## job 6717
Design FIFO, start of the top module:
module FIFO(clk, rst, wr_en, rd_en, buf_in, buf_out, buf_empty, buf_full, fifo_counter);
Size: roughly 2100 cells after synthesis, about 540 flip-flops, ~23000 um^2 of cells after synthesis.
Settings: LEC_CHECK=0, ABC_AREA=1, CAP_MARGIN=20, CELL_PAD_IN_SITES_GLOBAL_PLACEMENT=0, CORE_ASPECT_RATIO=0.98, CORE_MARGIN=2, CORE_UTILIZATION=72, CTS_CLUSTER_DIAMETER=349, CTS_CLUSTER_SIZE=14, GPL_TIMING_DRIVEN=1, MAX_ROUTING_LAYER=met4, PLACE_DENSITY=0.38, SETUP_SLACK_MARGIN=-0.09, SLEW_MARGIN=25, TNS_END_PERCENT=60; clock period 2.07 ns.
run.sh (not shown) runs the stock make flow with config.mk's settings and CLKGATE_MAP_FILE=.
The final report for job 6717 shows a completed flow and a layout that fails verification, specifically setup timing.
What job 9638 does differently from job 6717 at the input level:
Settings: putting HOLD_SLACK_MARGIN at -0.08 where nothing was set; swapping 72 for 68 in CORE_UTILIZATION; swapping -0.09 for 0.52 in SETUP_SLACK_MARGIN; clearing ABC_AREA, which used to be 1; clearing PLACE_DENSITY, which used to be 0.38; swapping 14 for 25 in CTS_CLUSTER_SIZE; swapping 2.07 for 1.31 in the clock period (ns, I/O delays scaled along).
### Flow results
- Job 9638 finished every stage; the final checks, however, were not passed, the failures being setup timing.
- The count of sequential standard cells of job 6717 and that of job 9638 are within noise of each other.
- Between job 9638 and job 6717, it is job 9638 whose worst hold slack is lower, by 0.24 ns.
- [compare] base=job 6717 new=job 9638: worst ir drop on vdd went up 730 uV; die boundary height went down about 0.75%; sum of routed wire length over all layers went down 8.9 mm; multi-input combinational cell count went down 799.
- In the metrics for job 9638 and job 6717, the one carrying the higher number of resized instances in the post-cts repair step is job 9638.
- In job 9638 relative to job 6717, final design instance area without fill had gone down by a few percent.
For job 1878, these inputs were changed with respect to job 9638:
Settings: HOLD_SLACK_MARGIN removed (was -0.08); MAX_ROUTING_LAYER removed (was met4); ABC_AREA newly set to 1; CTS_CLUSTER_DIAMETER removed (was 349); CTS_CLUSTER_SIZE removed (was 25); CORE_ASPECT_RATIO removed (was 0.98); SETUP_SLACK_MARGIN removed (was 0.52); SLEW_MARGIN changed from 25 to 20; CELL_PAD_IN_SITES_GLOBAL_PLACEMENT removed (was 0); TNS_END_PERCENT removed (was 60); GPL_TIMING_DRIVEN removed (was 1); the clock period (ns, I/O delays scaled along) changed from 1.31 to 2.16.
==> comparison <==
Job 9638 -> stages 100% | layout checks FAIL | setup timing. The final report for job 1878 shows a completed flow and a layout that fails verification, specifically setup timing. Going from job 9638 to job 1878, count of clock buffers in the final design grew by more than a quarter. Job 1878: count of buffers not belonging to the clock network in the layout lower than job 9638. On worst slew slack as a fraction of its limit, job 9638 tracks job 1878 almost exactly. Cmp job 1878 vs job 9638: share of the clock period used by the worst path lower in job 1878. The higher level count of the clock H-tree came out of job 1878. Top metal layer carrying routed signals = met4: job 9638; top metal layer carrying routed signals = met5: job 1878. Between job 1878 and job 9638, leakage power is lower for job 9638, job 1878 comes in above that. In the flow results for job 1878 and job 9638, the net count reported at finish is smaller on job 9638. NOTE: clock transition at the register clock pins on the worst setup and hold paths after CTS in job 1878 falls short of that of job 9638. buf_empty as the capture point of the worst path was reported by job 1878, and fifo_counter[5]$_DFFE_PP0P_ by job 9638. Maximum vdd ir drop down about 50% in job 1878 wrt job 9638. Of job 1878 and job 9638, the higher insertion delay at the late pin of the worst-skew pair belongs to job 1878.
#### Input delta (job 9042 over job 1878)
Settings: ABC_AREA no longer set, was 1; SETUP_SLACK_MARGIN now -0.19, previously not set; CORE_UTILIZATION now 72, was 68; the clock period (ns, I/O delays scaled along) now 2.08, was 2.16.
[summary]
- In job 9042 the implementation ran to completion but is not tape-out ready, as the final checks report setup timing.
- Status: sequential cell area share parity (job 1878, job 9042)
- Taking job 1878 as the reference, in job 9042 met1 usage in global routing moved down; met3 usage moved down.
- Diff job 1878 -> job 9042: synthesized area per cell now larger, number of diodes added for antenna fixing closely matched the old numbers.
- Job 9042 ended up with or4_4 as its slowest cell on the critical path; job 1878 ended up with dfrtp_2.
- When the final numbers for job 1878 and job 9042 were put side by side, the areal power density over the cells turned out to be smaller in job 1878.
- Job 9042 vs job 1878 — final HPWL from detailed placement dropped 13%.
- Summary of job 9042 over job 1878: total buffers and inverters traversed by the critical path went down 2; die boundary height now sits lower.
The inputs of job 7749 differ from those of job 9042 as listed below.
Settings: ABC_AREA now 1, previously not set; SETUP_SLACK_MARGIN now -0.2, was -0.19; PLACE_DENSITY_LB_ADDON now 0.06, previously not set; CTS_CLUSTER_DIAMETER now 381, previously not set.
### Flow results
Job 7749 finished all stages; layout check result: FAIL, due to setup timing. Compared with job 9042, total number of tap cells in job 7749 increased by a few percent. | overall track demand over capacity in global routing | higher: job 7749 |. Compare job 7749 and job 9042 | utilization lower: job 7749. Job 7749 reports its destination of the critical timing path as fifo_counter[6]$_DFFE_PP0P_ while job 9042 reports fifo_counter[5]$_DFFE_PP0P_.
What job 5532 does differently from job 7749 at the input level:
Settings: swapping -0.2 for -0.19 in SETUP_SLACK_MARGIN; putting PLACE_DENSITY at 0.36 where nothing was set; swapping 381 for 363 in CTS_CLUSTER_DIAMETER; clearing PLACE_DENSITY_LB_ADDON, which used to be 0.06; swapping 1 for 0 in ABC_AREA.
Findings:
- Between job 7749 and job 5532, the flow reports final setup violation count increasing by more than 100%.
- Min share of the synthesized netlist area taken by xor and xnor gates across job 5532 and job 7749: job 7749
- Of the two values seen for critical-path cell with the highest stage delay, or4_4 was produced by job 5532 and dfrtp_1 by job 7749.
- Completing all stages was not enough for job 5532: its layout failed the final checks because of setup timing.
- | clock period minus worst slack | job 5532 vs job 7749 | worse |
- Taking job 7749 as the reference, in job 5532 aggregate routed wire length went up about 0.55%; non-clock buffer count went up about 30%.
- Diff job 7749 -> job 5532: total stage count of the critical path went down 7, global routing met2 resource utilization went up 2.5 points, post-route cell area picked up an extra 0.47%, power grew by 0.50 mW, post-synthesis instance area lower.
- As far as power consumed by combinational cells is concerned, job 7749 and job 5532 perform about the same.
No activity file was given, so power comes from the tool's default toggle rates.
